## flow/design.v

```verilog
module Mips_Processor (
    input             clk,
    input             rst,
    output     [15:0] mem_addr,
    output            mem_wr,
    output     [15:0] mem_wdata,
    input      [15:0] mem_rdata,
    output reg        wb_we,
    output reg [3:0]  wb_rd,
    output reg [15:0] wb_data
);
    localparam OP_ADD  = 4'd0,  OP_ADDM = 4'd1,  OP_SUB = 4'd2,  OP_ADDI = 4'd3;
    localparam OP_MUL  = 4'd4,  OP_AND  = 4'd5,  OP_SHL = 4'd6,  OP_LW   = 4'd7;
    localparam OP_LWI  = 4'd8,  OP_SW   = 4'd9,  OP_SWI = 4'd10, OP_CLR  = 4'd11;
    localparam OP_LI   = 4'd12, OP_CMP  = 4'd13, OP_BNE = 4'd14, OP_J    = 4'd15;
    reg  [15:0] pc;
    reg         ifid_valid;
    reg  [15:0] ifid_instr, ifid_pcp2;
    reg         idex_valid;
    reg  [3:0]  idex_op, idex_r1, idex_r2;
    reg  [15:0] idex_v1, idex_v2, idex_imm;
    reg         exmem_valid;
    reg  [3:0]  exmem_op, exmem_rd;
    reg  [15:0] exmem_res, exmem_s;
    reg         exmem_phase;
    reg  [15:0] sr, hi, lo;
    reg  [15:0] rf [0:15];
    function writes_reg(input [3:0] op);
        writes_reg = (op == OP_ADD) || (op == OP_ADDM) || (op == OP_SUB) || (op == OP_ADDI) ||
                     (op == OP_AND) || (op == OP_SHL) || (op == OP_LW) || (op == OP_LWI) ||
                     (op == OP_CLR) || (op == OP_LI);
    endfunction
    function uses_ba(input [3:0] op);
        uses_ba = (op == OP_ADDM) || (op == OP_LW) || (op == OP_LWI) || (op == OP_SW) || (op == OP_SWI);
    endfunction
    function uses_mem(input [3:0] op);
        uses_mem = uses_ba(op);
    endfunction
    function is_load(input [3:0] op);
        is_load = (op == OP_ADDM) || (op == OP_LW) || (op == OP_LWI);
    endfunction
    function b_is_reg(input [3:0] op);
        b_is_reg = (op == OP_ADD) || (op == OP_SUB) || (op == OP_MUL) || (op == OP_AND) || (op == OP_CMP);
    endfunction
    function b_shifted(input [3:0] op);
        b_shifted = (op == OP_ADDM) || (op == OP_LW) || (op == OP_LI);
    endfunction
    function real_rd(input [3:0] r);
        real_rd = (r != 4'd0) && (r != 4'd9) && (r != 4'd12) && (r != 4'd13);
    endfunction
    wire mem_port   = exmem_valid && uses_mem(exmem_op);
    wire two_phase  = (exmem_op == OP_LWI) || (exmem_op == OP_SWI);
    wire stall_mem  = exmem_valid && two_phase && !exmem_phase;
    wire [15:0] data_addr = exmem_res;
    assign mem_addr  = mem_port ? data_addr : pc;
    assign mem_wr    = exmem_valid && ((exmem_op == OP_SW) || (exmem_op == OP_SWI && exmem_phase));
    assign mem_wdata = exmem_s;
    reg [15:0] mem_result;
    always @* begin
        case (exmem_op)
            OP_ADDM:       mem_result = exmem_s + mem_rdata;
            OP_LW, OP_LWI: mem_result = mem_rdata;
            default:       mem_result = exmem_res;
        endcase
    end
    wire mem_we       = exmem_valid && writes_reg(exmem_op) && !stall_mem;
    wire mem_fwd_ok   = exmem_valid && writes_reg(exmem_op) && !is_load(exmem_op) && real_rd(exmem_rd);
    wire wb_real      = wb_we && real_rd(wb_rd);
    function [15:0] fwd(input [3:0] r, input [15:0] v);
        if (mem_fwd_ok && exmem_rd == r)
            fwd = exmem_res;
        else if (wb_real && wb_rd == r)
            fwd = wb_data;
        else
            fwd = v;
    endfunction
    wire [15:0] f1 = fwd(idex_r1, idex_v1);
    wire [15:0] f2 = fwd(idex_r2, idex_v2);
    wire [15:0] ex_a = uses_ba(idex_op) ? f2 : f1;
    wire [15:0] ex_b = b_is_reg(idex_op) ? f2 : idex_imm;
    wire [16:0] ex_diff = {1'b0, ex_a} + {1'b0, ~ex_b} + 17'd1;
    wire        ex_eq   = (ex_a == ex_b);
    wire [31:0] ex_prod = ex_a * ex_b;
    wire [15:0] ex_shl  = (ex_b[15:4] != 12'd0) ? 16'd0 : (ex_a << ex_b[3:0]);
    reg [15:0] ex_res;
    always @* begin
        case (idex_op)
            OP_SUB:  ex_res = ex_diff[15:0];
            OP_AND:  ex_res = ex_a & ex_b;
            OP_SHL:  ex_res = ex_shl;
            OP_CLR:  ex_res = 16'd0;
            OP_LI:   ex_res = ex_b;
            default: ex_res = ex_a + ex_b;
        endcase
    end
    wire [15:0] ex_sr = {ex_eq, ex_diff[15], ex_diff[16],
                         (ex_a[15] != ex_b[15]) && (ex_diff[15] != ex_a[15]), 12'd0};
    wire [3:0]  id_op = ifid_instr[15:12];
    wire [3:0]  id_r1 = ifid_instr[11:8];
    wire [3:0]  id_r2 = uses_ba(id_op) ? 4'd10 : ifid_instr[7:4];
    wire [15:0] id_sx = {{8{ifid_instr[7]}}, ifid_instr[7:0]};
    wire [15:0] id_imm = b_shifted(id_op) ? {id_sx[14:0], 1'b0} : id_sx;
    function [15:0] rd_reg(input [3:0] r);
        if (r == 4'd0)
            rd_reg = 16'd0;
        else if (r == 4'd9)
            rd_reg = sr;
        else if (r == 4'd12)
            rd_reg = hi;
        else if (r == 4'd13)
            rd_reg = lo;
        else if (wb_real && wb_rd == r)
            rd_reg = wb_data;
        else
            rd_reg = rf[r];
    endfunction
    wire id_reads1 = ifid_valid && (id_op != OP_LI) && (id_op != OP_CLR) && (id_op != OP_BNE) &&
                     (id_op != OP_J) && (!uses_ba(id_op) || id_op == OP_ADDM || id_op == OP_SW || id_op == OP_SWI);
    wire id_reads2 = ifid_valid && (b_is_reg(id_op) || uses_ba(id_op));
    wire ex_load   = idex_valid && writes_reg(idex_op) && is_load(idex_op);
    wire load_use  = ex_load && ((id_reads1 && id_r1 == idex_r1) || (id_reads2 && id_r2 == idex_r1));
    function spec_hit(input [3:0] r);
        spec_hit = idex_valid && (((idex_op == OP_CMP) && r == 4'd9) ||
                                  ((idex_op == OP_MUL) && (r == 4'd12 || r == 4'd13)));
    endfunction
    wire spec_use  = (id_reads1 && spec_hit(id_r1)) || (id_reads2 && spec_hit(id_r2));
    wire stall_id  = load_use || spec_use;
    wire id_go     = ifid_valid && !stall_mem && !stall_id;
    wire ex_cmp    = idex_valid && (idex_op == OP_CMP);
    wire br_taken  = ifid_valid && (id_op == OP_BNE) && (ex_cmp ? !ex_eq : !sr[15]);
    wire redirect  = id_go && (br_taken || id_op == OP_J);
    wire [15:0] br_target = ifid_pcp2 + {id_sx[14:0], 1'b0};
    wire [15:0] j_target  = {ifid_pcp2[15:13], ifid_instr[11:0], 1'b0};
    wire fetch    = !mem_port;                  
    wire if_hold  = stall_mem || (ifid_valid && stall_id);
    wire [15:0] pcp2 = pc + 16'd2;
    integer i;
    always @(posedge clk) begin
        if (rst) begin
            pc <= 16'd0;
            ifid_valid <= 1'b0;
            idex_valid <= 1'b0;
            exmem_valid <= 1'b0;
            exmem_phase <= 1'b0;
            wb_we <= 1'b0;
            sr <= 16'd0;
            hi <= 16'd0;
            lo <= 16'd0;
            for (i = 0; i < 16; i = i + 1)
                rf[i] <= 16'd0;
        end else begin
            if (wb_real)
                rf[wb_rd] <= wb_data;
            wb_we   <= mem_we;
            wb_rd   <= exmem_rd;
            wb_data <= mem_result;
            if (stall_mem) begin
                exmem_phase <= 1'b1;
                exmem_res   <= mem_rdata;
                idex_v1     <= f1;
                idex_v2     <= f2;
            end else begin
                exmem_valid <= idex_valid && (idex_op != OP_BNE) && (idex_op != OP_J);
                exmem_op    <= idex_op;
                exmem_rd    <= idex_r1;
                exmem_res   <= ex_res;
                exmem_s     <= f1;
                exmem_phase <= 1'b0;
                if (idex_valid && idex_op == OP_CMP)
                    sr <= ex_sr;
                if (idex_valid && idex_op == OP_MUL) begin
                    hi <= ex_prod[31:16];
                    lo <= ex_prod[15:0];
                end
                idex_valid <= id_go;
                idex_op    <= id_op;
                idex_r1    <= id_r1;
                idex_r2    <= id_r2;
                idex_v1    <= rd_reg(id_r1);
                idex_v2    <= rd_reg(id_r2);
                idex_imm   <= id_imm;
            end
            if (redirect) begin
                pc <= (id_op == OP_J) ? j_target : br_target;
                ifid_valid <= 1'b0;
            end else if (!if_hold) begin
                if (fetch) begin
                    pc <= pcp2;
                    ifid_valid <= 1'b1;
                    ifid_instr <= mem_rdata;
                    ifid_pcp2  <= pcp2;
                end else begin
                    ifid_valid <= 1'b0;
                end
            end
        end
    end
endmodule
```

## flow/constraint.sdc

```tcl
create_clock -name core_clock -period 8.9 [get_ports {clk}]
set_input_delay 1.7800 -clock core_clock [delete_from_list [all_inputs] [get_ports {clk}]]
set_output_delay 1.7800 -clock core_clock [all_outputs]
set_load 0.01 [all_outputs]
```

## flow/config.mk

```make
export PLATFORM = sky130hd
export DESIGN_NAME = Mips_Processor
export DESIGN_NICKNAME = Mips_Processor
export VERILOG_FILES = /design/flow/design.v
export SDC_FILE = /design/flow/constraint.sdc
export NUM_CORES = 4
export LEC_CHECK = 0
export CAP_MARGIN = 35
export CELL_PAD_IN_SITES_DETAIL_PLACEMENT = 1
export CELL_PAD_IN_SITES_GLOBAL_PLACEMENT = 1
export CORE_MARGIN = 10
export CORE_UTILIZATION = 26
export CTS_CLUSTER_DIAMETER = 189
export GPL_ROUTABILITY_DRIVEN = 1
export MIN_ROUTING_LAYER = met2
export SETUP_SLACK_MARGIN = 2.57
export SLEW_MARGIN = 20
export TNS_END_PERCENT = 15
```

## flow/run.sh

```bash
#!/bin/bash
# the make line also repeats each setting of config.mk as NAME=value (left out here)
make -C /OpenROAD-flow-scripts/flow DESIGN_CONFIG=/design/flow/config.mk WORK_HOME=/design/flow/orfs CLKGATE_MAP_FILE= finish
```

==> results of run 1 <==
## final cells by class
cell class | count | area, sq um
Antenna cell | 14 | 35.03
Clock buffer | 66 | 1353
Clock inverter | 26 | 230.2
Fill cell | 15668 | 94800
Inverter | 302 | 1177
Multi-Input combinational cell | 2724 | 22530
Sequential cell | 462 | 13270
Tap cell | 1876 | 2347
Timing Repair Buffer | 397 | 3616
## repair_timing
action | in CTS | in global routing
gates resized | 147 | 84
gates cloned | 5 | 0
pin swaps | 76 | 61
endpoints found under the hold margin | 0 | 0
setup buffers | 81 | 24
endpoints found under the setup margin | 59 | 64
## per-stage QoR
step           instances  instance area [sq um]  utilization
3_3_place_gp        5635                  40790       0.2927
4_1_cts             5823                  43920       0.3151
3_5_place_dp        5645                  40960       0.2939
6_report            5867                  44560       0.3197
5_1_grt             5853                  44520       0.3195
2_1_floorplan       3727                  37000            -
## layer usage
metal / GRT usage / wire [microns]
met1: - / 0
met2: 0.3563 / 77890
met3: 0.4315 / 71650
met4: 0.07267 / 16790
met5: 0.1892 / 3046
==> impl_table.tex, run 1 <==
% Auto-generated results table
\begin{tabular}{lr}
\hline
Metric & Value \\
\hline
\multicolumn{2}{l}{\textbf{Detailed routing}} \\
Residual DRC & 0 \\
Count of antenna-violating nets left after detailed routing & 0 \\
First-pass detailed-route iteration total & 10 \\
Via-per-instance ratio & just over 7 \\
Violation count after the first detailed-route iteration & between 8000 and 9000 \\
Final WL & about 170000 microns \\
Number of vias in the routed layout & roughly 42000 \\
Post-detailed-route wirelength per cell & between 20 and 30 microns \\
\multicolumn{2}{l}{\textbf{Synthesis}} \\
Dominant register cell in the synthesized netlist & sky130\_fd\_sc\_hd\_\_edfxtp\_1 \\
Instance tally after logic synthesis & 3664 \\
Fa+ha+maj area frac & 0.1660 \\
Simple-Gate Fraction of Synth Area & 0.1637 \\
Cell total in the yosys stat output & 3664 \\
Fraction of the yosys area taken by sequential cells & 0.3638 \\
Prevailing logic family in the synthesized netlist & adder cells \\
AO/OA Area Share & 0.1364 \\
Multiplexer share & 0.08512 \\
Top-area cell type share of the netlist area & 0.3303 \\
Cell Type Count & approximately 88 \\
YS chip area & 36460 sq um \\
Post-synthesis share of cell area spent on xor and xnor gates & 0.02825 \\
Post-synth tally of flip-flops with integrated enable & approximately 400 \\
Async S/R FF share, synth & 0 \\
Most area-consuming cells after synthesis & sky130\_fd\_sc\_hd\_\_edfxtp\_1 33\%, sky130\_fd\_sc\_hd\_\_fa\_1 11\%, sky130\_fd\_sc\_hd\_\_ha\_1 5.7\% \\
Avg Inst Size Synth & just under 10 sq um \\
Post-synthesis cell type with the largest instance count & sky130\_fd\_sc\_hd\_\_nand2\_1 \\
Most frequent cells after synthesis & 404 x sky130\_fd\_sc\_hd\_\_nand2\_1, 401 x sky130\_fd\_sc\_hd\_\_edfxtp\_1, 284 x sky130\_fd\_sc\_hd\_\_nor2\_1 \\
Mapped cell area & approximately 36000 sq um \\
Tally of yosys warning messages & 1 \\
FF+latch count, synth & approximately 460 \\
Cell accounting for the most synthesized area & sky130\_fd\_sc\_hd\_\_edfxtp\_1 \\
\multicolumn{2}{l}{\textbf{Worst setup path}} \\
Worst Path Max Fanout & 7 \\
Critical path's top delay family & adder cells \\
CP Capture Type & flop \\
Logic depth of the worst path, buffers included & 30 \\
Critical path capture point & hi[15] \\
Crit-path most repeated cell & sky130\_fd\_sc\_hd\_\_inv\_2 \\
FF-to-FF Start & exmem\_op[1] \\
Cell type of the slowest stage on the worst timing path & sky130\_fd\_sc\_hd\_\_or4b\_4 \\
Required time of the worst setup path & about 9.5 ns \\
R2R depth & 30 \\
Crit start category & flop \\
R2R Path End & hi[15] \\
Critical Path Source & exmem\_op[1] \\
Worst Path Class, Setup & flop to flop \\
Worst reg2reg setup slack & 0.42 ns \\
Max incr delay on CP & approximately 0.60 ns \\
Arrival time at the worst endpoint & 9.05 ns \\
Sum of buffers and inverters on the critical path & 7 \\
\multicolumn{2}{l}{\textbf{Global route}} \\
Grt ovf & 0 \\
Number of global-route vias before repair & $\sim$49000 \\
First-pass GRT wire length & 241300 microns \\
Maximum number of pins on one net before global-route repair & 101 \\
Overall Global Routing Usage & 0.3164 \\
Initial antenna violation count & 1 \\
\multicolumn{2}{l}{\textbf{Min path}} \\
Worst hold path cell count & 2 \\
Worst min-delay path category & flop to flop \\
Critical hold path startpoint & lo[3] \\
Sink of the worst hold path & lo[3] \\
\multicolumn{2}{l}{\textbf{CTS}} \\
Worst-Skew Late Latency & 0.66 ns \\
TritonCTS clock tree & built \\
Count of hold-fix buffers inserted at cts & 0 \\
H-tree lvl count & 2 \\
CTS Buf Count & 51 \\
Max Buffers Root-to-Sink & 3 \\
Number of clock sinks & 462 \\
Clock-pin slew on the worst setup and hold paths & approximately 0.07 ns \\
Root buffer selected by CTS & sky130\_fd\_sc\_hd\_\_clkbuf\_16 \\
\multicolumn{2}{l}{\textbf{Outcome}} \\
Result of the run & no timing/DRC/antenna violations \\
\multicolumn{2}{l}{\textbf{Timing}} \\
Unrepaired setup endpoints after global routing & yes \\
Fin Setup TNS & 0 ns \\
Final-report hold violation count & 0 \\
Worst clock skew on the final layout & 0.04609 ns \\
Final Critical Period & 8.478 ns \\
Worst hold slack & approximately 0.47 ns \\
Timing-limited maximum frequency & approximately 120 MHz \\
Pin slew with the least headroom to its limit & between 1 and 1.5 ns \\
Share of the cycle needed by the critical path after routing & 0.9526 \\
Headroom to the max-slew limit & 0.2948 \\
Max-slew violations & 0 \\
Final worst-path setup slack & 0.4217 ns \\
Endpoints failing setup & 0 \\
\multicolumn{2}{l}{\textbf{Floorplanning}} \\
Standard-cell rows & 137 \\
Floorplan-stage core utilization & 0.2616 \\
X dimension of the die & roughly 390 microns \\
Die area & $\sim$160000 sq um \\
Height of the die & about 390 microns \\
Top-Level Pins & 72 \\
Core Box Area & between 100000 and 150000 sq um \\
\multicolumn{2}{l}{\textbf{Placement}} \\
Weighted congestion at the end of routability-driven global placement & roughly 0.99 \\
Final HPWL from detailed placement & between 100000 and 150000 microns \\
Worst setup slack after placement & -0.02602 ns \\
Port Buf Inserts & about 71 \\
\multicolumn{2}{l}{\textbf{Job}} \\
Tally of OpenROAD warnings & 50 \\
Number of max-capacitance violations reported & 0 \\
\multicolumn{2}{l}{\textbf{Finish}} \\
Final \#Nets & approximately 4300 \\
Signed area change from the synthesized netlist to the final layout & 22.22\% \\
\hline
\end{tabular}
==> run 2, diff against run 1 <==
- CAP_MARGIN: 35 -> 20
- CELL_PAD_IN_SITES_DETAIL_PLACEMENT: 1 -> not set
- CELL_PAD_IN_SITES_GLOBAL_PLACEMENT: 1 -> not set
- CORE_MARGIN: 10 -> 2
- CORE_UTILIZATION: 26 -> 40
- CTS_CLUSTER_DIAMETER: 189 -> not set
- GPL_ROUTABILITY_DRIVEN: 1 -> not set
- MIN_ROUTING_LAYER: met2 -> not set
- PLACE_DENSITY: not set -> 0.6
- SETUP_SLACK_MARGIN: 2.57 -> not set
- TNS_END_PERCENT: 15 -> not set
- clock period: 8.9 -> 11.0 ns (I/O delays scaled with it)
==> impl_table.tex, run 2 <==
% Auto-generated results table
\begin{tabular}{lr}
\hline
Metric & Value \\
\hline
\multicolumn{2}{l}{\textbf{CTS}} \\
Worst-Skew Late Latency & 0.63 ns (-0.03 ns) \\
TritonCTS clock tree & built \\
Count of hold-fix buffers inserted at cts & 0 (unchanged) \\
H-tree lvl count & 2 (unchanged) \\
Number of clock sinks & 462 (unchanged) \\
Number of buffers inserted to repair setup after CTS & 0 (-100\%) \\
Clock-pin slew on the worst setup and hold paths & 0.06 ns (about the same) \\
Number of cells upsized or downsized after cts & 0 (-100\%) \\
CTS Buf Count & 48 (-5.9\%) \\
Max Buffers Root-to-Sink & 3 (unchanged) \\
Root buffer selected by CTS & sky130\_fd\_sc\_hd\_\_clkbuf\_16 \\
\multicolumn{2}{l}{\textbf{Synthesis}} \\
Top-area cell type share of the netlist area & 0.3303 (unchanged) \\
Instance tally after logic synthesis & 3664 (unchanged) \\
Tally of yosys warning messages & 1 (unchanged) \\
Cell accounting for the most synthesized area & sky130\_fd\_sc\_hd\_\_edfxtp\_1 \\
FF+latch count, synth & 462 (unchanged) \\
Dominant register cell in the synthesized netlist & sky130\_fd\_sc\_hd\_\_edfxtp\_1 \\
Most frequent cells after synthesis & 404 x sky130\_fd\_sc\_hd\_\_nand2\_1, 401 x sky130\_fd\_sc\_hd\_\_edfxtp\_1, 284 x sky130\_fd\_sc\_hd\_\_nor2\_1 \\
Post-synthesis share of cell area spent on xor and xnor gates & 0.02825 (unchanged) \\
Cell Type Count & 88 (unchanged) \\
Post-synthesis cell type with the largest instance count & sky130\_fd\_sc\_hd\_\_nand2\_1 \\
Fa+ha+maj area frac & 0.1660 (unchanged) \\
Multiplexer share & 0.08512 (unchanged) \\
AO/OA Area Share & 0.1364 (unchanged) \\
Cell total in the yosys stat output & 3664 (unchanged) \\
Mapped cell area & 36460 sq um (unchanged) \\
YS chip area & 36460 sq um (unchanged) \\
Async S/R FF share, synth & 0 (unchanged) \\
Fraction of the yosys area taken by sequential cells & 0.3638 (unchanged) \\
Simple-Gate Fraction of Synth Area & 0.1637 (unchanged) \\
Prevailing logic family in the synthesized netlist & adder cells \\
Most area-consuming cells after synthesis & sky130\_fd\_sc\_hd\_\_edfxtp\_1 33\%, sky130\_fd\_sc\_hd\_\_fa\_1 11\%, sky130\_fd\_sc\_hd\_\_ha\_1 5.7\% \\
Avg Inst Size Synth & 9.950 sq um (unchanged) \\
Post-synth tally of flip-flops with integrated enable & 401 (unchanged) \\
\multicolumn{2}{l}{\textbf{Global route}} \\
Overall Global Routing Usage & 0.2771 (-0.03933) \\
Met2 Track Usage GR & 0.4338 (+0.07749) \\
Met1 Use GR & 0.3852 (+0.3852) \\
Global route hottest layer & met2 \\
First-pass GRT wire length & 192900 microns (-20\%) \\
Number of global-route vias before repair & 28785 (-41\%) \\
Maximum number of pins on one net before global-route repair & 67 (-34\%) \\
Initial antenna violation count & 4 (+3) \\
Grt ovf & 0 (unchanged) \\
M3 GR Usage & 0.04735 (-0.3842) \\
\multicolumn{2}{l}{\textbf{Finish}} \\
Non-filler cells in the finished layout & 4922 (-16\%) \\
Signed area change from the synthesized netlist to the final layout & 10.80\% \\
Final \#Nets & 4089 (-5.4\%) \\
Combinational cell area excluding buffers and inverters & 21520 sq um (-4.5\%) \\
Register cell area after layout & 13270 sq um (unchanged) \\
FILL cells & 8425 (-46\%) \\
\multicolumn{2}{l}{\textbf{Timing}} \\
Pin slew with the least headroom to its limit & 1.114 ns (+0.06483 ns) \\
Max-slew violations & 0 (unchanged) \\
Worst clock skew on the final layout & 0.02531 ns (-0.02078 ns) \\
Headroom to the max-slew limit & 0.2378 (-0.05705) \\
Final Critical Period & 10.22 ns (+1.743 ns) \\
Unrepaired setup endpoints after global routing & no \\
Final-report hold violation count & 0 (unchanged) \\
Fin Setup TNS & 0 ns (unchanged) \\
Share of the cycle needed by the critical path after routing & 0.9292 (-0.02342) \\
Endpoints failing setup & 0 (unchanged) \\
Worst hold slack & 0.4902 ns (+0.01678 ns) \\
Timing-limited maximum frequency & 97.84 MHz (-17\%) \\
\multicolumn{2}{l}{\textbf{Worst setup path}} \\
CP Capture Type & flop \\
Arrival time at the worst endpoint & 10.67 ns (+1.62 ns) \\
Worst Path Class, Setup & flop to flop \\
Max incr delay on CP & 0.59 ns (about the same) \\
Critical path capture point & hi[15] \\
Worst Path Max Fanout & 36 (+29) \\
Critical path's top delay family & adder cells \\
Crit-path most repeated cell & sky130\_fd\_sc\_hd\_\_fa\_1 \\
R2R Path End & hi[15] \\
Sum of buffers and inverters on the critical path & 7 (unchanged) \\
R2R depth & 30 (unchanged) \\
FF-to-FF Start & exmem\_op[0] \\
Cell type of the slowest stage on the worst timing path & sky130\_fd\_sc\_hd\_\_o221ai\_2 \\
Critical Path Source & exmem\_op[0] \\
Required time of the worst setup path & 11.45 ns (+1.98 ns) \\
Logic depth of the worst path, buffers included & 30 (unchanged) \\
Worst reg2reg setup slack & 0.78 ns (+0.36 ns) \\
Crit start category & flop \\
\multicolumn{2}{l}{\textbf{Min path}} \\
Worst hold path cell count & 2 (unchanged) \\
Critical hold path startpoint & lo[10] \\
Worst min-delay path category & flop to flop \\
Sink of the worst hold path & lo[10] \\
\multicolumn{2}{l}{\textbf{Job}} \\
Tally of OpenROAD warnings & 43 (-14\%) \\
Number of max-capacitance violations reported & 0 (unchanged) \\
\multicolumn{2}{l}{\textbf{Floorplanning}} \\
X dimension of the die & 305.9 microns (-22\%) \\
Height of the die & 305.9 microns (-22\%) \\
Floorplan-stage core utilization & 0.4044 (+0.1428) \\
Die area & 93570 sq um (-40\%) \\
Top-Level Pins & 72 (unchanged) \\
Standard-cell rows & 110 (-20\%) \\
Core Box Area & 90150 sq um (-35\%) \\
\multicolumn{2}{l}{\textbf{Detailed routing}} \\
Via-per-instance ratio & 6.029 (-16\%) \\
Violation count after the first detailed-route iteration & 3374 (-60\%) \\
Post-detailed-route wirelength per cell & 26.54 microns (-8.1\%) \\
Count of antenna-violating nets left after detailed routing & 0 (unchanged) \\
First-pass detailed-route iteration total & 6 (-4) \\
Final WL & 130600 microns (-23\%) \\
Residual DRC & 0 (unchanged) \\
Number of vias in the routed layout & 29677 (-30\%) \\
\multicolumn{2}{l}{\textbf{Placement}} \\
Post-Place Cells & 4832 (-14\%) \\
Weighted congestion at the end of routability-driven global placement & 0.9585 (-3.2\%) \\
Port Buf Inserts & 71 (unchanged) \\
Final HPWL from detailed placement & 92340 microns (-21\%) \\
\multicolumn{2}{l}{\textbf{Outcome}} \\
Result of the run & no timing/DRC/antenna violations \\
\hline
\end{tabular}
==> run 2: per-layer routing <==
metal | wire, microns | vias up
li1 | - | 13079
met1 | 54210 | 14687
met2 | 58280 | 1590
met3 | 12240 | 315
met4 | 5853 | 6
met5 | 56 | -
==> run 2: stage by stage <==
stage | setup WS, ns | util | area [sq um]
2_1_floorplan | 2.237 | - | 36690
3_3_place_gp | 1.124 | 0.4308 | 38830
3_5_place_dp | 0.9238 | 0.4309 | 38840
4_1_cts | 0.9134 | 0.4480 | 40380
5_1_grt | 0.2522 | 0.4480 | 40390
6_report | 0.7788 | 0.4481 | 40390
==> run 2: final cells by class <==
| class | count | area share |
|---|---|---|
| Multi-Input combinational cell | 2722 | 0.5327 |
| Sequential cell | 462 | 0.3285 |
| Tap cell | 1176 | 0.03643 |
| Timing Repair Buffer | 170 | 0.03602 |
| Clock buffer | 70 | 0.03389 |
| Inverter | 302 | 0.02809 |
| Clock inverter | 18 | 0.004306 |
| Antenna cell | 2 | 0.0001239 |
==> run 3, diff against run 2 <==
- ABC_AREA: not set -> 1
- CORE_ASPECT_RATIO: not set -> 1.06
- CORE_MARGIN: 2 -> 7
- CORE_UTILIZATION: 40 -> 32
- CTS_CLUSTER_DIAMETER: not set -> 342
- CTS_CLUSTER_SIZE: not set -> 24
- GPL_ROUTABILITY_DRIVEN: not set -> 1
- GPL_TIMING_DRIVEN: not set -> 0
- HOLD_SLACK_MARGIN: not set -> 0.14
- PLACE_DENSITY: 0.6 -> 0.65
- SLEW_MARGIN: 20 -> 5
- TNS_END_PERCENT: not set -> 15
- clock period: 11.0 -> 17.7 ns (I/O delays scaled with it)
==> impl_table.tex, run 3 <==
% Auto-generated results table
\begin{tabular}{lr}
\hline
Metric & Value \\
\hline
\multicolumn{2}{l}{\textbf{Outcome}} \\
Result of the run & no timing/DRC/antenna violations \\
\multicolumn{2}{l}{\textbf{Worst setup path}} \\
Worst Path Max Fanout & 11 (-69\%) \\
R2R depth & 32 (+6.7\%) \\
Max incr delay on CP & 0.84 ns (+0.25 ns) \\
Logic depth of the worst path, buffers included & 32 (+6.7\%) \\
Critical path's top delay family & adder cells \\
Critical path capture point & hi[15] \\
Crit start category & flop \\
Critical Path Source & idex\_op[0] \\
CP Capture Type & flop \\
Required time of the worst setup path & 18.17 ns (+6.72 ns) \\
Sum of buffers and inverters on the critical path & 8 (+1) \\
FF-to-FF Start & idex\_op[0] \\
Worst Path Class, Setup & flop to flop \\
Cell type of the slowest stage on the worst timing path & sky130\_fd\_sc\_hd\_\_buf\_1 \\
R2R Path End & hi[15] \\
Arrival time at the worst endpoint & 9.60 ns (-1.07 ns) \\
Worst reg2reg setup slack & 8.57 ns (+7.79 ns) \\
\multicolumn{2}{l}{\textbf{Synthesis}} \\
Prevailing logic family in the synthesized netlist & simple AND/OR/NAND/NOR gates \\
FF+latch count, synth & 462 (unchanged) \\
Tally of yosys warning messages & 1 (unchanged) \\
Cell accounting for the most synthesized area & sky130\_fd\_sc\_hd\_\_edfxtp\_1 \\
Instance tally after logic synthesis & 4537 (+24\%) \\
YS chip area & 36670 sq um (+0.58\%) \\
Post-synth tally of flip-flops with integrated enable & 401 (unchanged) \\
Post-synthesis cell type with the largest instance count & sky130\_fd\_sc\_hd\_\_nand2\_1 \\
Most area-consuming cells after synthesis & sky130\_fd\_sc\_hd\_\_edfxtp\_1 33\%, sky130\_fd\_sc\_hd\_\_fa\_1 11\%, sky130\_fd\_sc\_hd\_\_nand2\_1 10\% \\
AO/OA Area Share & 0.1440 (+0.007603) \\
Avg Inst Size Synth & 8.082 sq um (-19\%) \\
Mapped cell area & 36670 sq um (+0.58\%) \\
Fa+ha+maj area frac & 0.1651 (-0.0009632) \\
Most frequent cells after synthesis & 988 x sky130\_fd\_sc\_hd\_\_nand2\_1, 567 x sky130\_fd\_sc\_hd\_\_inv\_1, 509 x sky130\_fd\_sc\_hd\_\_nor2\_1 \\
Cell total in the yosys stat output & 4537 (+24\%) \\
Simple-Gate Fraction of Synth Area & 0.2195 (+0.05576) \\
Top-area cell type share of the netlist area & 0.3284 (-0.001916) \\
Multiplexer share & 0.0008189 (-0.08430) \\
Async S/R FF share, synth & 0 (unchanged) \\
Post-synthesis share of cell area spent on xor and xnor gates & 0.01935 (-0.008899) \\
Cell Type Count & 68 (-23\%) \\
Dominant register cell in the synthesized netlist & sky130\_fd\_sc\_hd\_\_edfxtp\_1 \\
Fraction of the yosys area taken by sequential cells & 0.3617 (-0.002110) \\
\multicolumn{2}{l}{\textbf{Floorplanning}} \\
Standard-cell rows & 127 (+15\%) \\
Core Box Area & 113300 sq um (+26\%) \\
Top-Level Pins & 72 (unchanged) \\
X dimension of the die & 342.8 microns (+12\%) \\
Height of the die & 362.5 microns (+19\%) \\
Die area & 124300 sq um (+33\%) \\
Floorplan-stage core utilization & 0.3237 (-0.08075) \\
\multicolumn{2}{l}{\textbf{Placement}} \\
Final HPWL from detailed placement & 129300 microns (+40\%) \\
Post-Place Cells & 6161 (+28\%) \\
Port Buf Inserts & 71 (unchanged) \\
Worst setup slack after placement & 8.879 ns (+7.955 ns) \\
Weighted congestion at the end of routability-driven global placement & 1.051 (+9.6\%) \\
\multicolumn{2}{l}{\textbf{Timing}} \\
Pin slew with the least headroom to its limit & 1.286 ns (+0.1710 ns) \\
Worst clock skew on the final layout & 0.05837 ns (+0.03306 ns) \\
Headroom to the max-slew limit & 0.1430 (-0.09480) \\
Worst hold slack & 0.4451 ns (-0.04516 ns) \\
Final-report hold violation count & 0 (unchanged) \\
Fin Setup TNS & 0 ns (unchanged) \\
Unrepaired setup endpoints after global routing & no \\
Timing-limited maximum frequency & 109.6 MHz (+12\%) \\
Max-slew violations & 0 (unchanged) \\
Share of the cycle needed by the critical path after routing & 0.5157 (-0.4135) \\
Final Critical Period & 9.127 ns (-1.094 ns) \\
Final worst-path setup slack & 8.573 ns (+7.794 ns) \\
Endpoints failing setup & 0 (unchanged) \\
\multicolumn{2}{l}{\textbf{Min path}} \\
Sink of the worst hold path & ifid\_pcp2[0] \\
Worst min-delay path category & flop to flop \\
Critical hold path startpoint & pc[0] \\
Worst hold path cell count & 0 (-2) \\
\multicolumn{2}{l}{\textbf{Finish}} \\
FILL cells & 11875 (+41\%) \\
Signed area change from the synthesized netlist to the final layout & 10.08\% \\
Register cell area after layout & 13260 sq um (about the same) \\
Non-filler cells in the finished layout & 6214 (+26\%) \\
Post-Route Utilization & 0.3563 (-0.09180) \\
Final \#Nets & 5090 (+24\%) \\
Combinational cell area excluding buffers and inverters & 20370 sq um (-5.3\%) \\
\multicolumn{2}{l}{\textbf{Job}} \\
Number of max-capacitance violations reported & 0 (unchanged) \\
Tally of OpenROAD warnings & 43 (unchanged) \\
\multicolumn{2}{l}{\textbf{CTS}} \\
Number of buffers inserted to repair setup after CTS & 0 (unchanged) \\
Root buffer selected by CTS & sky130\_fd\_sc\_hd\_\_clkbuf\_16 \\
Worst-Skew Late Latency & 0.63 ns (about the same) \\
TritonCTS clock tree & built \\
CTS Buf Count & 23 (-52\%) \\
Count of hold-fix buffers inserted at cts & 0 (unchanged) \\
Number of cells upsized or downsized after cts & 0 (unchanged) \\
H-tree lvl count & 1 (-1) \\
Clock-pin slew on the worst setup and hold paths & 0.10 ns (+0.04 ns) \\
Number of clock sinks & 462 (unchanged) \\
Max Buffers Root-to-Sink & 3 (unchanged) \\
\multicolumn{2}{l}{\textbf{Detailed routing}} \\
Residual DRC & 0 (unchanged) \\
Via-per-instance ratio & 5.729 (-5.0\%) \\
First-pass detailed-route iteration total & 9 (+3) \\
Post-detailed-route wirelength per cell & 27.07 microns (+2.0\%) \\
Count of antenna-violating nets left after detailed routing & 0 (unchanged) \\
Number of vias in the routed layout & 35599 (+20\%) \\
Final WL & 168200 microns (+29\%) \\
Violation count after the first detailed-route iteration & 5297 (+57\%) \\
\multicolumn{2}{l}{\textbf{Global route}} \\
Initial antenna violation count & 10 (+6) \\
Overall Global Routing Usage & 0.2579 (-0.01925) \\
Grt ovf & 0 (unchanged) \\
First-pass GRT wire length & 235900 microns (+22\%) \\
Number of global-route vias before repair & 33817 (+17\%) \\
Maximum number of pins on one net before global-route repair & 44 (-34\%) \\
\hline
\end{tabular}
## run 3: final cells by class
cell class | instances | area share
Clock buffer | 40 | 0.01584
Inverter | 595 | 0.05552
Multi-Input combinational cell | 3312 | 0.5048
Tap cell | 1483 | 0.04597
Sequential cell | 462 | 0.3286
Buffer | 231 | 0.02591
Antenna cell | 7 | 0.0004340
Clock inverter | 2 | 0.0007129
Timing Repair Buffer | 82 | 0.02229
## run 3: layer usage
layer,vias up,part of all wire,GRT usage
met5,-,0.00037,0
met4,8,0.073,0.1533
li1,15345,-,-
met2,2482,0.43,0.4001
met3,629,0.12,0.06525
met1,17135,0.37,0.3241
## run 3: per-stage QoR
stage | area [sq um]
final | 40370
after CTS | 40300
after detailed placement | 39630
after global routing | 40350
after global placement | 39470
after floorplan | 36910
==> run 4, diff against run 3 <==
- ABC_AREA: 1 -> not set
- CAP_MARGIN: 20 -> 5
- CELL_PAD_IN_SITES_DETAIL_PLACEMENT: not set -> 0
- CORE_ASPECT_RATIO: 1.06 -> not set
- CORE_MARGIN: 7 -> 2
- CORE_UTILIZATION: 32 -> 23
- CTS_CLUSTER_DIAMETER: 342 -> 337
- CTS_CLUSTER_SIZE: 24 -> not set
- GPL_ROUTABILITY_DRIVEN: 1 -> 0
- HOLD_SLACK_MARGIN: 0.14 -> 0.24
- MIN_ROUTING_LAYER: not set -> met1
- PLACE_DENSITY: 0.65 -> not set
- PLACE_DENSITY_LB_ADDON: not set -> 0.16
- SETUP_SLACK_MARGIN: not set -> 0.76
- SLEW_MARGIN: 5 -> 35
- TNS_END_PERCENT: 15 -> not set
- clock period: 17.7 -> 14.5 ns (I/O delays scaled with it)
==> impl_table.tex, run 4 <==
% Auto-generated results table
\begin{tabular}{lr}
\hline
Metric & Value \\
\hline
\multicolumn{2}{l}{\textbf{Detailed routing}} \\
Residual DRC & 0 (unchanged) \\
Post-detailed-route wirelength per cell & 28.95 microns (+6.9\%) \\
Number of vias in the routed layout & 30634 (-14\%) \\
First-pass detailed-route iteration total & 8 (-1) \\
Final WL & 173700 microns (+3.3\%) \\
Count of antenna-violating nets left after detailed routing & 0 (unchanged) \\
Violation count after the first detailed-route iteration & 3554 (-33\%) \\
Via-per-instance ratio & 5.105 (-11\%) \\
\multicolumn{2}{l}{\textbf{Synthesis}} \\
Prevailing logic family in the synthesized netlist & adder cells \\
Async S/R FF share, synth & 0 (unchanged) \\
YS chip area & 36460 sq um (-0.58\%) \\
Avg Inst Size Synth & 9.950 sq um (+23\%) \\
Most area-consuming cells after synthesis & sky130\_fd\_sc\_hd\_\_edfxtp\_1 33\%, sky130\_fd\_sc\_hd\_\_fa\_1 11\%, sky130\_fd\_sc\_hd\_\_ha\_1 5.7\% \\
Post-synth tally of flip-flops with integrated enable & 401 (unchanged) \\
Post-synthesis cell type with the largest instance count & sky130\_fd\_sc\_hd\_\_nand2\_1 \\
Post-synthesis share of cell area spent on xor and xnor gates & 0.02825 (+0.008899) \\
Cell accounting for the most synthesized area & sky130\_fd\_sc\_hd\_\_edfxtp\_1 \\
Most frequent cells after synthesis & 404 x sky130\_fd\_sc\_hd\_\_nand2\_1, 401 x sky130\_fd\_sc\_hd\_\_edfxtp\_1, 284 x sky130\_fd\_sc\_hd\_\_nor2\_1 \\
Top-area cell type share of the netlist area & 0.3303 (+0.001916) \\
AO/OA Area Share & 0.1364 (-0.007603) \\
Multiplexer share & 0.08512 (+0.08430) \\
Simple-Gate Fraction of Synth Area & 0.1637 (-0.05576) \\
Dominant register cell in the synthesized netlist & sky130\_fd\_sc\_hd\_\_edfxtp\_1 \\
FF+latch count, synth & 462 (unchanged) \\
Cell total in the yosys stat output & 3664 (-19\%) \\
Fa+ha+maj area frac & 0.1660 (+0.0009632) \\
Instance tally after logic synthesis & 3664 (-19\%) \\
Fraction of the yosys area taken by sequential cells & 0.3638 (+0.002110) \\
Mapped cell area & 36460 sq um (-0.58\%) \\
Cell Type Count & 88 (+29\%) \\
Tally of yosys warning messages & 1 (unchanged) \\
\multicolumn{2}{l}{\textbf{Global route}} \\
Number of global-route vias before repair & 29976 (-11\%) \\
Initial antenna violation count & 8 (-2) \\
Overall Global Routing Usage & 0.2103 (-0.04753) \\
Maximum number of pins on one net before global-route repair & 32 (-27\%) \\
Grt ovf & 0 (unchanged) \\
First-pass GRT wire length & 241100 microns (+2.2\%) \\
\multicolumn{2}{l}{\textbf{Worst setup path}} \\
Required time of the worst setup path & 15.07 ns (-3.10 ns) \\
CP Capture Type & flop \\
R2R depth & 35 (+9.4\%) \\
Worst Path Class, Setup & flop to flop \\
Worst reg2reg setup slack & 3.31 ns (-5.26 ns) \\
Max incr delay on CP & 0.60 ns (-0.24 ns) \\
Critical path's top delay family & adder cells \\
Crit start category & flop \\
Critical Path Source & exmem\_op[3] \\
Cell type of the slowest stage on the worst timing path & sky130\_fd\_sc\_hd\_\_fa\_1 \\
Arrival time at the worst endpoint & 11.77 ns (+2.17 ns) \\
R2R Path End & hi[15] \\
FF-to-FF Start & exmem\_op[3] \\
Crit-path most repeated cell & sky130\_fd\_sc\_hd\_\_fa\_1 \\
Sum of buffers and inverters on the critical path & 10 (+2) \\
Critical path capture point & hi[15] \\
Logic depth of the worst path, buffers included & 35 (+9.4\%) \\
Worst Path Max Fanout & 10 (-1) \\
\multicolumn{2}{l}{\textbf{Timing}} \\
Endpoints failing setup & 0 (unchanged) \\
Fin Setup TNS & 0 ns (unchanged) \\
Share of the cycle needed by the critical path after routing & 0.7718 (+0.2562) \\
Pin slew with the least headroom to its limit & 1.024 ns (-0.2612 ns) \\
Worst clock skew on the final layout & 0.06445 ns (+0.006073 ns) \\
Final-report hold violation count & 0 (unchanged) \\
Headroom to the max-slew limit & 0.3171 (+0.1741) \\
Timing-limited maximum frequency & 89.35 MHz (-18\%) \\
Max-slew violations & 0 (unchanged) \\
Final Critical Period & 11.19 ns (+2.064 ns) \\
Unrepaired setup endpoints after global routing & no \\
\multicolumn{2}{l}{\textbf{Floorplanning}} \\
Core Box Area & 157800 sq um (+39\%) \\
X dimension of the die & 402.1 microns (+17\%) \\
Floorplan-stage core utilization & 0.2310 (-0.09267) \\
Standard-cell rows & 146 (+15\%) \\
Die area & 161700 sq um (+30\%) \\
Top-Level Pins & 72 (unchanged) \\
Height of the die & 402.1 microns (+11\%) \\
\multicolumn{2}{l}{\textbf{Placement}} \\
Instance area at placement & 40680 sq um (+2.6\%) \\
Final HPWL from detailed placement & 136300 microns (+5.5\%) \\
Post-Place Cells & 5897 (-4.3\%) \\
Port Buf Inserts & 71 (unchanged) \\
\multicolumn{2}{l}{\textbf{CTS}} \\
Count of hold-fix buffers inserted at cts & 0 (unchanged) \\
CTS Buf Count & 53 (+130\%) \\
Number of cells upsized or downsized after cts & 0 (unchanged) \\
Clock-pin slew on the worst setup and hold paths & 0.06 ns (-0.04 ns) \\
Number of buffers inserted to repair setup after CTS & 0 (unchanged) \\
Worst-Skew Late Latency & 0.66 ns (+0.03 ns) \\
Max Buffers Root-to-Sink & 3 (unchanged) \\
H-tree lvl count & 2 (+1) \\
Number of clock sinks & 462 (unchanged) \\
TritonCTS clock tree & built \\
Root buffer selected by CTS & sky130\_fd\_sc\_hd\_\_clkbuf\_16 \\
\multicolumn{2}{l}{\textbf{Finish}} \\
Post-Route Utilization & 0.2691 (-0.08719) \\
Non-filler cells in the finished layout & 6001 (-3.4\%) \\
Design Area, Final & 42470 sq um (+5.2\%) \\
Signed area change from the synthesized netlist to the final layout & 16.49\% \\
Final \#Nets & 4265 (-16\%) \\
FILL cells & 16900 (+42\%) \\
\multicolumn{2}{l}{\textbf{Min path}} \\
Sink of the worst hold path & exmem\_rd[2] \\
Worst hold path cell count & 0 (unchanged) \\
Critical hold path startpoint & idex\_r1[2] \\
Worst min-delay path category & flop to flop \\
\multicolumn{2}{l}{\textbf{Job}} \\
Number of max-capacitance violations reported & 0 (unchanged) \\
Tally of OpenROAD warnings & 43 (unchanged) \\
\multicolumn{2}{l}{\textbf{Outcome}} \\
Result of the run & no timing/DRC/antenna violations \\
\hline
\end{tabular}
## run 4: per-stage QoR
stage          worst slack, ns  hold WS (ns)
4_1_cts                  3.440        0.4319
3_3_place_gp             1.785        0.4288
5_1_grt                  2.717        0.4545
3_5_place_dp             3.483        0.4302
6_report                 3.308        0.4484
2_1_floorplan            5.737        0.4244
## run 4: area by class of cell
type / count / area (sq um) / share of cell area
clock buffers: 62 / 1380 / 0.03250
inverters: 302 / 1134 / 0.02669
multi-input cells: 2722 / 21590 / 0.5084
repair buffers: 100 / 1171 / 0.02758
clock inverters: 36 / 344.1 / 0.008102
flip-flops and latches: 462 / 13260 / 0.3123
well taps: 2072 / 2592 / 0.06104
diodes: 4 / 10.01 / 0.0002357
plain buffers: 241 / 984.7 / 0.02319
## run 4: layer usage
layer	wire (microns)	part of all wire	up-vias	track usage
met5	0	0	-	0
met4	8522	0.049	0	0.08620
met3	10950	0.063	291	0.02917
met2	77770	0.45	1286	0.3300
met1	76480	0.44	15581	0.2902
li1	-	-	13476	-
==> run 5, diff against run 4 <==
- CAP_MARGIN: 5 -> 20
- CELL_PAD_IN_SITES_DETAIL_PLACEMENT: 0 -> 1
- CORE_MARGIN: 2 -> 5
- CORE_UTILIZATION: 23 -> 60
- CTS_CLUSTER_DIAMETER: 337 -> not set
- CTS_CLUSTER_SIZE: not set -> 95
- GPL_ROUTABILITY_DRIVEN: 0 -> not set
- GPL_TIMING_DRIVEN: 0 -> not set
- HOLD_SLACK_MARGIN: 0.24 -> not set
- MIN_ROUTING_LAYER: met1 -> not set
- PLACE_DENSITY_LB_ADDON: 0.16 -> not set
- SETUP_SLACK_MARGIN: 0.76 -> not set
- SLEW_MARGIN: 35 -> 15
- TNS_END_PERCENT: not set -> 75
- clock period: 14.5 -> 6.86 ns (I/O delays scaled with it)
==> impl_table.tex, run 5 <==
% Yosys + OpenROAD metrics
\begin{tabular}{lr}
\hline
Metric & Value \\
\hline
\multicolumn{2}{l}{\textbf{Synthesis}} \\
Simple-Gate Fraction of Synth Area & 0.1637 (unchanged) \\
Dominant register cell in the synthesized netlist & sky130\_fd\_sc\_hd\_\_edfxtp\_1 \\
Cell accounting for the most synthesized area & sky130\_fd\_sc\_hd\_\_edfxtp\_1 \\
Mapped cell area & 36460 sq um (unchanged) \\
Most frequent cells after synthesis & 404 x sky130\_fd\_sc\_hd\_\_nand2\_1, 401 x sky130\_fd\_sc\_hd\_\_edfxtp\_1, 284 x sky130\_fd\_sc\_hd\_\_nor2\_1 \\
Most area-consuming cells after synthesis & sky130\_fd\_sc\_hd\_\_edfxtp\_1 33\%, sky130\_fd\_sc\_hd\_\_fa\_1 11\%, sky130\_fd\_sc\_hd\_\_ha\_1 5.7\% \\
FF+latch count, synth & 462 (unchanged) \\
Post-synth tally of flip-flops with integrated enable & 401 (unchanged) \\
Cell total in the yosys stat output & 3664 (unchanged) \\
Async S/R FF share, synth & 0 (unchanged) \\
Instance tally after logic synthesis & 3664 (unchanged) \\
Top-area cell type share of the netlist area & 0.3303 (unchanged) \\
Fa+ha+maj area frac & 0.1660 (unchanged) \\
Fraction of the yosys area taken by sequential cells & 0.3638 (unchanged) \\
Tally of yosys warning messages & 1 (unchanged) \\
YS chip area & 36460 sq um (unchanged) \\
Post-synthesis share of cell area spent on xor and xnor gates & 0.02825 (unchanged) \\
AO/OA Area Share & 0.1364 (unchanged) \\
Cell Type Count & 88 (unchanged) \\
Prevailing logic family in the synthesized netlist & adder cells \\
Post-synthesis cell type with the largest instance count & sky130\_fd\_sc\_hd\_\_nand2\_1 \\
Multiplexer share & 0.08512 (unchanged) \\
Avg Inst Size Synth & 9.950 sq um (unchanged) \\
\multicolumn{2}{l}{\textbf{CTS}} \\
Root buffer selected by CTS & sky130\_fd\_sc\_hd\_\_clkbuf\_16 \\
H-tree lvl count & 2 (unchanged) \\
Count of hold-fix buffers inserted at cts & 0 (unchanged) \\
Number of clock sinks & 462 (unchanged) \\
CTS Buf Count & 49 (-7.5\%) \\
Max Buffers Root-to-Sink & 3 (unchanged) \\
\multicolumn{2}{l}{\textbf{Floorplanning}} \\
Core Box Area & 60250 sq um (-62\%) \\
Floorplan-stage core utilization & 0.6051 (+0.3741) \\
Height of the die & 256.5 microns (-36\%) \\
X dimension of the die & 256.5 microns (-36\%) \\
Die area & 65790 sq um (-59\%) \\
Standard-cell rows & 90 (-38\%) \\
Top-Level Pins & 72 (unchanged) \\
\multicolumn{2}{l}{\textbf{Placement}} \\
Port Buf Inserts & 71 (unchanged) \\
Final HPWL from detailed placement & 127500 microns (-6.5\%) \\
Weighted congestion at the end of routability-driven global placement & 1.042 \\
Worst setup slack after placement & -1.826 ns (-5.309 ns) \\
\multicolumn{2}{l}{\textbf{Global route}} \\
Overall Global Routing Usage & 0.7860 \\
Grt ovf & 27 \\
\multicolumn{2}{l}{\textbf{Outcome}} \\
Tool error & [ERROR GRT-0116] Global routing finished with congestion. Check the congestion regions in the DRC Viewer. \\
Result of the run & did not finish \\
Halt Stage & global routing (5\_1\_grt) \\
\hline
\end{tabular}
-- run 5: per-stage QoR --
step                utilization  instances  cell area, sq um
floorplan                     -       3727             37070
detailed placement       0.6837       4774             41190
CTS                      0.7276       4911             43830
global placement         0.6836       4774             41180
-- run 5: layer usage --
metal | track usage | overflow
met1 | 0.7707 | 0
met2 | 0.9182 | 7
met3 | 0.6773 | 3
met4 | 0.8012 | 17
met5 | 0.3830 | 0
-- run 5: what timing repair did --
item                       CTS
resized                    155
cloned                       4
pin swaps                   48
buffers inserted            48
setup endpoints to repair   26
==> run 6, diff against run 5 <==
- CELL_PAD_IN_SITES_DETAIL_PLACEMENT: 1 -> not set
- CORE_ASPECT_RATIO: not set -> 1.93
- CORE_MARGIN: 5 -> 9
- CORE_UTILIZATION: 60 -> 40
- CTS_CLUSTER_SIZE: 95 -> not set
- GPL_ROUTABILITY_DRIVEN: not set -> 0
- GPL_TIMING_DRIVEN: not set -> 0
- MAX_ROUTING_LAYER: not set -> met4
- SLEW_MARGIN: 15 -> 20
- TNS_END_PERCENT: 75 -> not set
- clock period: 6.86 -> 11.0 ns (I/O delays scaled with it)
==> impl_table.tex, run 6 <==
% Auto-generated results table
\begin{tabular}{lr}
\hline
Metric & Value \\
\hline
\multicolumn{2}{l}{\textbf{Synthesis}} \\
Cell total in the yosys stat output & 3664 (unchanged) \\
AO/OA Area Share & 0.1364 (unchanged) \\
Post-synthesis share of cell area spent on xor and xnor gates & 0.02825 (unchanged) \\
Most frequent cells after synthesis & 404 x sky130\_fd\_sc\_hd\_\_nand2\_1, 401 x sky130\_fd\_sc\_hd\_\_edfxtp\_1, 284 x sky130\_fd\_sc\_hd\_\_nor2\_1 \\
Tally of yosys warning messages & 1 (unchanged) \\
Simple-Gate Fraction of Synth Area & 0.1637 (unchanged) \\
Cell accounting for the most synthesized area & sky130\_fd\_sc\_hd\_\_edfxtp\_1 \\
Top-area cell type share of the netlist area & 0.3303 (unchanged) \\
Fa+ha+maj area frac & 0.1660 (unchanged) \\
Avg Inst Size Synth & 9.950 sq um (unchanged) \\
FF+latch count, synth & 462 (unchanged) \\
Post-synthesis cell type with the largest instance count & sky130\_fd\_sc\_hd\_\_nand2\_1 \\
Post-synth tally of flip-flops with integrated enable & 401 (unchanged) \\
Mapped cell area & 36460 sq um (unchanged) \\
Dominant register cell in the synthesized netlist & sky130\_fd\_sc\_hd\_\_edfxtp\_1 \\
Fraction of the yosys area taken by sequential cells & 0.3638 (unchanged) \\
Instance tally after logic synthesis & 3664 (unchanged) \\
Cell Type Count & 88 (unchanged) \\
Multiplexer share & 0.08512 (unchanged) \\
YS chip area & 36460 sq um (unchanged) \\
Prevailing logic family in the synthesized netlist & adder cells \\
Most area-consuming cells after synthesis & sky130\_fd\_sc\_hd\_\_edfxtp\_1 33\%, sky130\_fd\_sc\_hd\_\_fa\_1 11\%, sky130\_fd\_sc\_hd\_\_ha\_1 5.7\% \\
Async S/R FF share, synth & 0 (unchanged) \\
\multicolumn{2}{l}{\textbf{Finish}} \\
Register cell area after layout & 13260 sq um \\
Combinational cell area excluding buffers and inverters & roughly 22000 sq um \\
Non-filler cells in the finished layout & 5080 \\
FILL cells & about 8700 \\
Final \#Nets & $\sim$4200 \\
Signed area change from the synthesized netlist to the final layout & 12.07\% \\
\multicolumn{2}{l}{\textbf{Placement}} \\
Worst setup slack after placement & 0.01176 ns (+1.838 ns) \\
Post-Place Cells & 4972 (+4.1\%) \\
Port Buf Inserts & 71 (unchanged) \\
Final HPWL from detailed placement & 125400 microns (-1.7\%) \\
\multicolumn{2}{l}{\textbf{Timing}} \\
Share of the cycle needed by the critical path after routing & 0.9798 \\
Final-report hold violation count & 0 \\
Headroom to the max-slew limit & 0.1414 \\
Timing-limited maximum frequency & around 90 MHz \\
Worst clock skew on the final layout & roughly 0.035 ns \\
Unrepaired setup endpoints after global routing & no \\
Endpoints failing setup & 0 \\
Max-slew violations & 0 \\
Final Critical Period & 10.78 ns \\
Pin slew with the least headroom to its limit & 1.288 ns \\
Final worst-path setup slack & 0.2220 ns \\
\multicolumn{2}{l}{\textbf{Worst setup path}} \\
Required time of the worst setup path & $\sim$11 ns \\
Worst Path Class, Setup & flop to flop \\
Worst reg2reg setup slack & about 0.22 ns \\
Arrival time at the worst endpoint & $\sim$11 ns \\
Cell type of the slowest stage on the worst timing path & sky130\_fd\_sc\_hd\_\_o41ai\_1 \\
CP Capture Type & flop \\
FF-to-FF Start & exmem\_op[3] \\
Crit start category & flop \\
Worst Path Max Fanout & 10 \\
Critical path's top delay family & adder cells \\
Max incr delay on CP & roughly 0.69 ns \\
Critical path capture point & hi[9] \\
R2R depth & 34 \\
R2R Path End & hi[9] \\
Crit-path most repeated cell & sky130\_fd\_sc\_hd\_\_fa\_1 \\
Critical Path Source & exmem\_op[3] \\
Logic depth of the worst path, buffers included & 34 \\
Sum of buffers and inverters on the critical path & 10 \\
\multicolumn{2}{l}{\textbf{Global route}} \\
Number of global-route vias before repair & about 32000 \\
Grt ovf & 0 \\
Overall Global Routing Usage & 0.3345 \\
Maximum number of pins on one net before global-route repair & $\sim$41 \\
First-pass GRT wire length & between 200000 and 250000 microns \\
Initial antenna violation count & 21 \\
\multicolumn{2}{l}{\textbf{CTS}} \\
Number of clock sinks & 462 (unchanged) \\
Clock-pin slew on the worst setup and hold paths & roughly 0.07 ns \\
Number of cells upsized or downsized after cts & 1 (-99\%) \\
Worst-Skew Late Latency & $\sim$0.63 ns \\
CTS Buf Count & 45 (-8.2\%) \\
Count of hold-fix buffers inserted at cts & 0 (unchanged) \\
H-tree lvl count & 2 (unchanged) \\
Root buffer selected by CTS & sky130\_fd\_sc\_hd\_\_clkbuf\_16 \\
TritonCTS clock tree & built \\
Max Buffers Root-to-Sink & 3 (unchanged) \\
Number of buffers inserted to repair setup after CTS & 0 (-100\%) \\
\multicolumn{2}{l}{\textbf{Floorplanning}} \\
Height of the die & 437.4 microns (+71\%) \\
Core Box Area & 90170 sq um (+50\%) \\
Standard-cell rows & 153 (+70\%) \\
Floorplan-stage core utilization & 0.4043 (-0.2008) \\
Die area & 102900 sq um (+56\%) \\
X dimension of the die & 235.3 microns (-8.3\%) \\
Top-Level Pins & 72 (unchanged) \\
\multicolumn{2}{l}{\textbf{Outcome}} \\
Result of the run & no timing/DRC/antenna violations \\
\multicolumn{2}{l}{\textbf{Detailed routing}} \\
Residual DRC & 0 \\
Post-detailed-route wirelength per cell & approximately 33 microns \\
Number of vias in the routed layout & $\sim$32000 \\
Count of antenna-violating nets left after detailed routing & 0 \\
First-pass detailed-route iteration total & 7 \\
Violation count after the first detailed-route iteration & slightly above 4000 \\
Final WL & $\sim$170000 microns \\
Via-per-instance ratio & about 6.4 \\
\multicolumn{2}{l}{\textbf{Job}} \\
Tally of OpenROAD warnings & $\sim$43 \\
Number of max-capacitance violations reported & 0 \\
\multicolumn{2}{l}{\textbf{Min path}} \\
Worst hold path cell count & 0 \\
Critical hold path startpoint & idex\_r1[2] \\
Sink of the worst hold path & exmem\_rd[2] \\
Worst min-delay path category & flop to flop \\
\hline
\end{tabular}
run 6: final cells by class:
cell class	instances	share of cell area
Antenna cell	25	0.001531
Buffer	240	0.02333
Clock buffer	57	0.03019
Clock inverter	23	0.007625
Inverter	302	0.02774
Multi-Input combinational cell	2722	0.5267
Sequential cell	462	0.3246
Tap cell	1162	0.03558
Timing Repair Buffer	87	0.02272
run 6: per-layer routing:
metal	global-route usage	part of all wire
met5	-	0
met2	0.5414	0.48
met1	0.3185	0.31
met4	0.3205	0.12
met3	0.09053	0.091
run 6: metrics by stage:
stage          TNS (ns)  hold WS (ns)  utilization  cell area, sq um
2_1_floorplan         0        0.4244            -             36690
3_5_place_dp          0        0.4359       0.4339             39120
5_1_grt               0        0.4666       0.4530             40840
4_1_cts               0        0.4517       0.4510             40670
3_3_place_gp    -0.2641        0.4301       0.4310             38860
6_report              0        0.4575       0.4531             40860
==> run 7, diff against run 6 <==
- ABC_AREA: not set -> 1
- CORE_ASPECT_RATIO: 1.93 -> not set
- CORE_MARGIN: 9 -> 2
- CORE_UTILIZATION: 40 -> 72
- GPL_ROUTABILITY_DRIVEN: 0 -> not set
- GPL_TIMING_DRIVEN: 0 -> not set
- PLACE_DENSITY: not set -> 0.35
- clock period: 11.0 -> 6.93 ns (I/O delays scaled with it)
==> impl_table.tex, run 7 <==
% Auto-generated results table
\begin{tabular}{lr}
\hline
Metric & Value \\
\hline
\multicolumn{2}{l}{\textbf{Timing}} \\
Timing-limited maximum frequency & 125.7 MHz (+36\%) \\
Final Critical Period & 7.954 ns (-2.824 ns) \\
Final worst-path setup slack & -1.024 ns (-1.246 ns) \\
Unrepaired setup endpoints after global routing & yes \\
Endpoints failing setup & 21 (+21) \\
Fin Setup TNS & -12.69 ns (-12.69 ns) \\
Max-slew violations & 0 (unchanged) \\
Worst clock skew on the final layout & 0.03044 ns (-0.004515 ns) \\
\multicolumn{2}{l}{\textbf{Synthesis}} \\
YS chip area & 36670 sq um (+0.58\%) \\
Dominant register cell in the synthesized netlist & sky130\_fd\_sc\_hd\_\_edfxtp\_1 \\
Most frequent cells after synthesis & 988 x sky130\_fd\_sc\_hd\_\_nand2\_1, 567 x sky130\_fd\_sc\_hd\_\_inv\_1, 509 x sky130\_fd\_sc\_hd\_\_nor2\_1 \\
Avg Inst Size Synth & 8.082 sq um (-19\%) \\
Post-synthesis share of cell area spent on xor and xnor gates & 0.01935 (-0.008899) \\
Cell accounting for the most synthesized area & sky130\_fd\_sc\_hd\_\_edfxtp\_1 \\
Most area-consuming cells after synthesis & sky130\_fd\_sc\_hd\_\_edfxtp\_1 33\%, sky130\_fd\_sc\_hd\_\_fa\_1 11\%, sky130\_fd\_sc\_hd\_\_nand2\_1 10\% \\
Mapped cell area & 36670 sq um (+0.58\%) \\
FF+latch count, synth & 462 (unchanged) \\
Multiplexer share & 0.0008189 (-0.08430) \\
Post-synthesis cell type with the largest instance count & sky130\_fd\_sc\_hd\_\_nand2\_1 \\
Post-synth tally of flip-flops with integrated enable & 401 (unchanged) \\
Cell Type Count & 68 (-23\%) \\
\multicolumn{2}{l}{\textbf{Detailed routing}} \\
Count of antenna-violating nets left after detailed routing & 0 (unchanged) \\
Via-per-instance ratio & 6.960 (+9.6\%) \\
Number of vias in the routed layout & 38887 (+20\%) \\
Post-detailed-route wirelength per cell & 26.84 microns (-20\%) \\
First-pass detailed-route iteration total & 22 (+15) \\
Final WL & 149900 microns (-12\%) \\
\multicolumn{2}{l}{\textbf{Placement}} \\
Final HPWL from detailed placement & 97490 microns (-22\%) \\
Port Buf Inserts & 71 (unchanged) \\
\multicolumn{2}{l}{\textbf{Finish}} \\
Signed area change from the synthesized netlist to the final layout & 17.57\% \\
Final \#Nets & 5258 (+24\%) \\
\multicolumn{2}{l}{\textbf{Global route}} \\
Overall Global Routing Usage & 0.5456 (+0.2112) \\
Number of global-route vias before repair & 36281 (+13\%) \\
Maximum number of pins on one net before global-route repair & 78 (+90\%) \\
Initial antenna violation count & 5 (-76\%) \\
\multicolumn{2}{l}{\textbf{CTS}} \\
H-tree lvl count & 2 (unchanged) \\
Root buffer selected by CTS & sky130\_fd\_sc\_hd\_\_clkbuf\_16 \\
CTS Buf Count & 47 (+4.4\%) \\
\multicolumn{2}{l}{\textbf{Outcome}} \\
Result of the run & failed layout checks \\
Layout check failures & negative setup slack \\
\multicolumn{2}{l}{\textbf{Floorplanning}} \\
Height of the die & 229.7 microns (-47\%) \\
Standard-cell rows & 82 (-46\%) \\
Core Box Area & 50170 sq um (-44\%) \\
Die area & 52750 sq um (-49\%) \\
\multicolumn{2}{l}{\textbf{Worst setup path}} \\
Arrival time at the worst endpoint & 8.45 ns (-2.80 ns) \\
R2R depth & 33 (-2.9\%) \\
Worst reg2reg setup slack & -1.02 ns (-1.25 ns) \\
Critical path's top delay family & adder cells \\
Crit start category & flop \\
R2R Path End & hi[7] \\
Max incr delay on CP & 0.57 ns (-0.12 ns) \\
Cell type of the slowest stage on the worst timing path & sky130\_fd\_sc\_hd\_\_fa\_1 \\
Logic depth of the worst path, buffers included & 33 (-2.9\%) \\
Critical Path Source & exmem\_rd[2] \\
Critical path capture point & hi[7] \\
\multicolumn{2}{l}{\textbf{Min path}} \\
Critical hold path startpoint & pc[0] \\
Worst hold path cell count & 0 (unchanged) \\
\multicolumn{2}{l}{\textbf{Job}} \\
Number of max-capacitance violations reported & 0 (unchanged) \\
\hline
\end{tabular}
run 7: routing by layer:
| layer | track usage | wire [microns] |
|---|---|---|
| met1 | 0.6577 | 44860 |
| met2 | 0.7646 | 60340 |
| met3 | 0.2204 | 29730 |
| met4 | 0.3369 | 15010 |
| met5 | - | 0 |
run 7: repair_timing:
action                                  CTS  global route
pin swaps                                56            52
endpoints found under the setup margin   18            22
resized                                 140           144
gates cloned                              3             0
buffers inserted                         36            18
hold buffers                              0             0
run 7: layout make-up:
class                      count  area [sq um]  area share
clock buffer                  58          1269     0.02943
sequential                   462         13270      0.3077
timing repair buffer         454          3924     0.09101
multi-input combinational   3314         21270      0.4934
tap                          672         840.8     0.01950
inverter                     595          2268     0.05262
clock inverter                26         251.5    0.005833
antenna                        5         12.51   0.0002902
timing repair inverter         1         6.256   0.0001451
run 7: per-stage QoR:
stage | util | std cells | hold WS, ns | instance area (sq um) | worst slack (ns)
4_1_cts | 0.8453 | 5562 | 0.4432 | 42410 | -0.06624
6_report | 0.8593 | 5587 | 0.4388 | 43110 | -1.024
3_5_place_dp | 0.7985 | 5439 | 0.4287 | 40060 | -0.3592
3_3_place_gp | 0.7984 | 5439 | 0.4112 | 40060 | -0.1647
2_1_floorplan | - | 4600 | 0.4082 | 36920 | -0.005666
5_1_grt | 0.8592 | 5585 | 0.4531 | 43110 | -0.9461
